== job 218 ==
## arm7_execute
module arm7_execute (
	input             clk,
	input      [31:0] instr_i,   
	input      [31:0] rn_i,      
	input      [31:0] rd_i,      
	input      [31:0] rs_i,      
	input      [31:0] rm_i,      
	input      [31:0] pc_i,      
	input      [3:0]  nzcv_i,    
	output reg [31:0] result_o,
	output reg [3:0]  nzcv_o,
	output reg        wb_o,
	output reg        exec_o
);
localparam T_MULTIPLY          = 4'd0;
localparam T_DATA_PROCESSING   = 4'd7;
localparam T_LOAD_STORE        = 4'd8;
localparam T_BRANCH            = 4'd11;
localparam OP_SUB              = 4'd2;
localparam OP_ADD              = 4'd4;
reg [31:0] instr_q, rn_q, rd_q, rs_q, rm_q, pc_q;
reg [3:0]  nzcv_q;
always @(posedge clk) begin
	instr_q <= instr_i;
	rn_q    <= rn_i;
	rd_q    <= rd_i;
	rs_q    <= rs_i;
	rm_q    <= rm_i;
	pc_q    <= pc_i;
	nzcv_q  <= nzcv_i;
end
wire [3:0]  instr_type;
wire [31:0] mult_result;
wire [31:0] shifter_result;
wire        c_to_alu;
wire [31:0] alu_result;
wire [3:0]  alu_nzcv;
wire        alu_is_writeback;
wire        will_this_be_executed;
reg        use_shifter;
reg [31:0] alu_operand_1;
reg [31:0] alu_operand_2;
reg [3:0]  alu_opcode;
inst_decode InstructionDecoder(
	.ir(instr_q),
	.instr_type(instr_type)
);
multiplier Multiplier(
	.Rs(rs_q),
	.Rm(rm_q),
	.result(mult_result)
);
always @(*) begin
	alu_operand_2 = 0;
	case (instr_type)
		T_DATA_PROCESSING: begin
			alu_operand_1 = rn_q;
			use_shifter = 1;
  ...
Size: about 230 flip-flops, about 44000 µm² of cells after synthesis.
make LEC_CHECK=0 CAP_MARGIN=20 CELL_PAD_IN_SITES_DETAIL_PLACEMENT=1 CELL_PAD_IN_SITES_GLOBAL_PLACEMENT=1 CORE_MARGIN=7 CORE_UTILIZATION=61 PLACE_DENSITY=0.79 SLEW_MARGIN=15 finish   # period 13.0 ns
run.sh (not shown) runs the stock make flow with config.mk's settings and CLKGATE_MAP_FILE=.
In the summary table, job 218 is marked failed, with error GRT-0116 raised in global routing (5_1_grt).
#### Input delta (job 8712 over job 218)
Settings: SLEW_MARGIN now 20, was 15; CORE_MARGIN now 2, was 7; CELL_PAD_IN_SITES_GLOBAL_PLACEMENT no longer set, was 1; CORE_UTILIZATION now 40, was 61; PLACE_DENSITY no longer set, was 0.79; CELL_PAD_IN_SITES_DETAIL_PLACEMENT no longer set, was 1; the clock period (ns, I/O delays scaled along) now 12.6, was 13.0.
Notes after the runs:
In job 8712 relative to job 218, count of standard-cell rows had gone up by more than 10%. Going from job 218 to job 8712, synthesized cell count ~0 delta, total setup buffers inserted after CTS went down, horizontal die dimension picked up an extra 19%, post-synth area from yosys stat has remained practically unchanged. As of job 8712, die span in y had risen by more than 10% compared to job 218. Job 8712 has completed all stages; timing, DRC and antenna checks passed. Going from job 218 to job 8712, the die area was enlarged. Worst setup slack after placement, job 218 and job 8712, lower one = job 218. [job 8712 vs job 218] post-detailed-placement half-perimeter wirelength: lower in job 8712. Diff job 8712..job 218 | fraction of synthesized area in multiplexers | unchanged. Job 8712 does worse than job 218 on core outline area.
#### Input delta (job 6604 over job 8712)
Settings: changing CORE_UTILIZATION from 40 to 44; changing the clock period (ns, I/O delays scaled along) from 12.6 to 10.4.
==> comparison <==
Every stage of job 6604 finished as expected; the final checks, on the other hand, flagged setup timing, which means the layout fails.
Final cell count in job 6604 is 5.8% higher than in job 8712
Of job 6604 and job 8712, job 8712 shows the higher total die size, with job 6604 below it.
Relative to job 8712, the hold slack of job 6604 is higher by 0.032 ns.
Job 6604: worst endpoint data arrival time is 0.71 ns lower than what job 8712 reported.
Number of standard-cell rows in the floorplan: job 6604 vs job 8712 down 4.1%
Re number of cells on the critical path: job 6604 is 2 down on job 8712.
Non-clock buffer total of the final layout (higher): job 6604
Looking at area growth from synthesis to layout, job 6604 sits 12 points above job 8712.
Edits applied to the flow inputs when going from job 6604 to job 3452:
Settings: an added SETUP_SLACK_MARGIN of -1.01; a change of CORE_UTILIZATION from 44 to 56; a change of the clock period (ns, I/O delays scaled along) from 10.4 to 10.1.
==> comparison <==
- Although job 3452 finished all stages, its layout failed final checks on setup timing.
- Comparing width of the chip for job 6604 and job 3452, the bigger number came from job 6604.
- In job 3452, pin count of the biggest net entering global routing is higher than in job 6604.
- Cell area after placement came out lower on job 3452 than on job 6604.
- Compared with job 6604, in job 3452 flip-flop and latch count after synthesis held steady.
